job 5991:
## dlf_core
module dlf_core (
   input             clk,
   input             rstn,
   input             dlf_en,
   input  [4:0]      tdc_dout,
   input  [17:0]     dlf_a2,
   input  [17:0]     dlf_a3,
   input  [17:0]     dlf_b1,
   input  [17:0]     dlf_b2,
   input  [14:0]     dlf_sdm_nc_in,
   output [15:0]     dlf_out,
   output            dlf_valid
   );
Settings: LEC_CHECK=0, ABC_AREA=0, CAP_MARGIN=30, CELL_PAD_IN_SITES_DETAIL_PLACEMENT=1, CELL_PAD_IN_SITES_GLOBAL_PLACEMENT=2, CORE_ASPECT_RATIO=1.46, CORE_MARGIN=3, CORE_UTILIZATION=40, CTS_CLUSTER_DIAMETER=235, GPL_ROUTABILITY_DRIVEN=1, MAX_ROUTING_LAYER=met4, MIN_ROUTING_LAYER=met1, PLACE_DENSITY_LB_ADDON=0.26, SETUP_SLACK_MARGIN=3.87, SLEW_MARGIN=15, TNS_END_PERCENT=25; clock period 15.5 ns.
run.sh (not shown) runs the stock make flow with config.mk's settings and CLKGATE_MAP_FILE=.
The flow completed for job 5991, but it is not clean: the layout still shows setup timing.
Here is what was changed in the inputs of job 3530 compared with job 5991.
Settings: CORE_MARGIN: 3 -> 2; CELL_PAD_IN_SITES_GLOBAL_PLACEMENT: 2 -> 1; TNS_END_PERCENT: 25 -> 40; CORE_ASPECT_RATIO: 1.46 -> 0.72.
## What came out
The final report for job 3530 shows a completed flow and a layout that fails verification, specifically setup timing. Layout checks on job 5991: not met. Flow itself completed; violations: setup timing. NOTE critical path depth job 5991->job 3530 decreased by a few percent. Job 3530: cell count is about 0.45% higher than what job 5991 reported. There was hardly any difference in wire length between job 5991 and job 3530. Job 3530 against job 5991: design area went up about 0.6%; final count of pins violating max slew held; final tally of hold violations held.
Edits applied to the flow inputs when going from job 3530 to job 5378:
Settings: PLACE_DENSITY_LB_ADDON no longer set, was 0.26; GPL_ROUTABILITY_DRIVEN no longer set, was 1; CELL_PAD_IN_SITES_DETAIL_PLACEMENT no longer set, was 1; MIN_ROUTING_LAYER no longer set, was met1; CELL_PAD_IN_SITES_GLOBAL_PLACEMENT no longer set, was 1; ABC_AREA no longer set, was 0; TNS_END_PERCENT no longer set, was 40; SETUP_SLACK_MARGIN now -1.83, was 3.87; CORE_ASPECT_RATIO no longer set, was 0.72; CAP_MARGIN now 20, was 30; SLEW_MARGIN now 20, was 15; MAX_ROUTING_LAYER no longer set, was met4; CTS_CLUSTER_DIAMETER no longer set, was 235; the clock period (ns, I/O delays scaled along) now 24.1, was 15.5.
Results
Job 5378 ended with less final instance area than job 3530.
On final worst hold slack, job 3530 beats job 5378.
Count of clock-buffer cells in the layout, job 3530 and job 5378: lower on job 5378
Job 3530 → job 5378: count of cell instances traversed by the critical path decreased by 5 relative to the old numbers, final worst-path setup slack increased by 4240 ps relative to the old numbers, routed wire length decreased by 33,000 um relative to the old numbers.
Job 3530 and job 5378: one clean run, job 5378; the rest did not finish clean.

dlf_core again, from the RTL that the note above started with.
// dlf_core
module dlf_core (
   input             clk,
   input             rstn,
   input             dlf_en,
   input  [4:0]      tdc_dout,
   input  [17:0]     dlf_a2,
   input  [17:0]     dlf_a3,
   input  [17:0]     dlf_b1,
   input  [17:0]     dlf_b2,
   input  [14:0]     dlf_sdm_nc_in,
   output [15:0]     dlf_out,
   output            dlf_valid
   );
   wire signed [5:0]  dec_in;
   wire signed [20:0] dec_out;
   wire signed [15:0] dec_out_slc;
   wire signed [15:0] dlf_sdm_nc_in_ext;
   wire signed [15:0] dlf_in;
   wire signed [15:0] lf_out;
   wire               dec_ce;
   reg  [15:0]        dlf_out_r;
   reg                dlf_valid_r;
   assign dec_in = tdc_dout - 6'sd16;
   assign dlf_sdm_nc_in_ext = {1'b0,dlf_sdm_nc_in};
   assign dec_out_slc = dec_out[20:5];
   assign dlf_in = dec_out_slc - dlf_sdm_nc_in_ext;
   decimator decimator_1(
			 .clk(clk),
			 .enable(dlf_en),
			 .rstn(rstn),
			 .filter_in(dec_in),
			 .filter_out(dec_out),
			 .ce_out(dec_ce)
			 );
   loop_filter loop_filter_1(
			     .clk(clk),
			     .rstn(rstn),
			     .enable(dec_ce),
			     .filter_in(dlf_in),
			     .ceout(),
			     .filter_out(lf_out),
			     .a2(dlf_a2),
			     .a3(dlf_a3),
			     .b1(dlf_b1),
			     .b2(dlf_b2)
			     );
   always @(posedge clk or negedge rstn) begin
      if (rstn == 1'b0) begin
	 dlf_out_r <= 16'd0;
	 dlf_valid_r <= 1'b0;
      end
      else begin
	 dlf_valid_r <= dec_ce;
	 if (dec_ce)
	   dlf_out_r <= lf_out;
      end
   end
   assign dlf_out = dlf_out_r;
   assign dlf_valid = dlf_valid_r;
endmodule
==> flow/config.mk <==
export PLATFORM = sky130hd
export DESIGN_NAME = dlf_core
export DESIGN_NICKNAME = dlf_core
export VERILOG_FILES = /design/flow/design.v
export SDC_FILE = /design/flow/constraint.sdc
export NUM_CORES = 4
export LEC_CHECK = 0
export ABC_AREA = 1
export CAP_MARGIN = 20
export CELL_PAD_IN_SITES_GLOBAL_PLACEMENT = 0
export CORE_ASPECT_RATIO = 0.97
export CORE_MARGIN = 2
export CORE_UTILIZATION = 72
export CTS_CLUSTER_DIAMETER = 25
export GPL_ROUTABILITY_DRIVEN = 0
export HOLD_SLACK_MARGIN = -0.05
export MAX_ROUTING_LAYER = met4
export MIN_ROUTING_LAYER = met1
export SETUP_SLACK_MARGIN = 3.87
export SLEW_MARGIN = 20
export TNS_END_PERCENT = 5
==> flow/constraint.sdc <==
create_clock -name core_clock -period 13.7 [get_ports {clk}]
set_input_delay 2.7400 -clock core_clock [delete_from_list [all_inputs] [get_ports {clk}]]
set_output_delay 2.7400 -clock core_clock [all_outputs]
set_load 0.01 [all_outputs]
The first run finished but fails on negative setup slack.
Rerun with:
==> flow/config.mk (replaced) <==
export PLATFORM = sky130hd
export DESIGN_NAME = dlf_core
export DESIGN_NICKNAME = dlf_core
export VERILOG_FILES = /design/flow/design.v
export SDC_FILE = /design/flow/constraint.sdc
export NUM_CORES = 4
export LEC_CHECK = 0
export CAP_MARGIN = 20
export CORE_MARGIN = 2
export CORE_UTILIZATION = 40
export SLEW_MARGIN = 20
==> flow/constraint.sdc (replaced) <==
create_clock -name core_clock -period 24.1 [get_ports {clk}]
set_input_delay 4.8200 -clock core_clock [delete_from_list [all_inputs] [get_ports {clk}]]
set_output_delay 4.8200 -clock core_clock [all_outputs]
set_load 0.01 [all_outputs]
Effect:
- This time the run went through all stages and came out clean
- clock-buffer cell count is lower by 22
- setup slack is better by 5300 ps
- design area went down by 10%
- die area came out higher by 80%
- wire length goes down by 18%
- register-to-register slack gains 7500 ps
- utilization drops by 44 points
Rerun with:
--- a/flow/config.mk
+++ b/flow/config.mk
@@ -10,0 +11,3 @@
+export CTS_CLUSTER_DIAMETER = 81
+export GPL_TIMING_DRIVEN = 0
+export MAX_ROUTING_LAYER = met4
@@ -11,0 +15 @@
+export TNS_END_PERCENT = 25
==> flow/constraint.sdc (replaced) <==
create_clock -name core_clock -period 25.0 [get_ports {clk}]
set_input_delay 5.0000 -clock core_clock [delete_from_list [all_inputs] [get_ports {clk}]]
set_output_delay 5.0000 -clock core_clock [all_outputs]
set_load 0.01 [all_outputs]
Sequential share of layout area barely changes.
Synthesized area is unchanged.
Wire length rose by 12%.
Setup slack got worse by 230 ps.
Clock skew came out lower by 4.1 ps.
Cell count came out higher by 2.0%.
Global-route usage goes up by 3.0 points.
Design area went up by 0.82%.
Die area stays the same.
Rerun with:
--- a/flow/config.mk
+++ b/flow/config.mk
@@ -8 +8,3 @@
-export CAP_MARGIN = 20
+export ABC_AREA = 1
+export CAP_MARGIN = 15
+export CORE_ASPECT_RATIO = 0.7
@@ -11,2 +12,0 @@
-export CTS_CLUSTER_DIAMETER = 81
-export GPL_TIMING_DRIVEN = 0
@@ -14,2 +14,2 @@
-export SLEW_MARGIN = 20
-export TNS_END_PERCENT = 25
+export SLEW_MARGIN = 35
+export TNS_END_PERCENT = 15
Effect:
- The changed run completed with no timing, DRC or antenna violations
- first-iteration DRC count rose by about a fifth
- worst hold slack improves by 27 ps
- setup slack gets better by 1200 ps
- count of clock-buffer cells in the layout came out lower by 3
- register-to-register slack is better by 1400 ps
- fmax goes up by a few percent
- design area is lower slightly
- routed wire length climbs by a few percent
- non-clock buffer count is lower by 174
- global-route usage is higher by 0.80 points
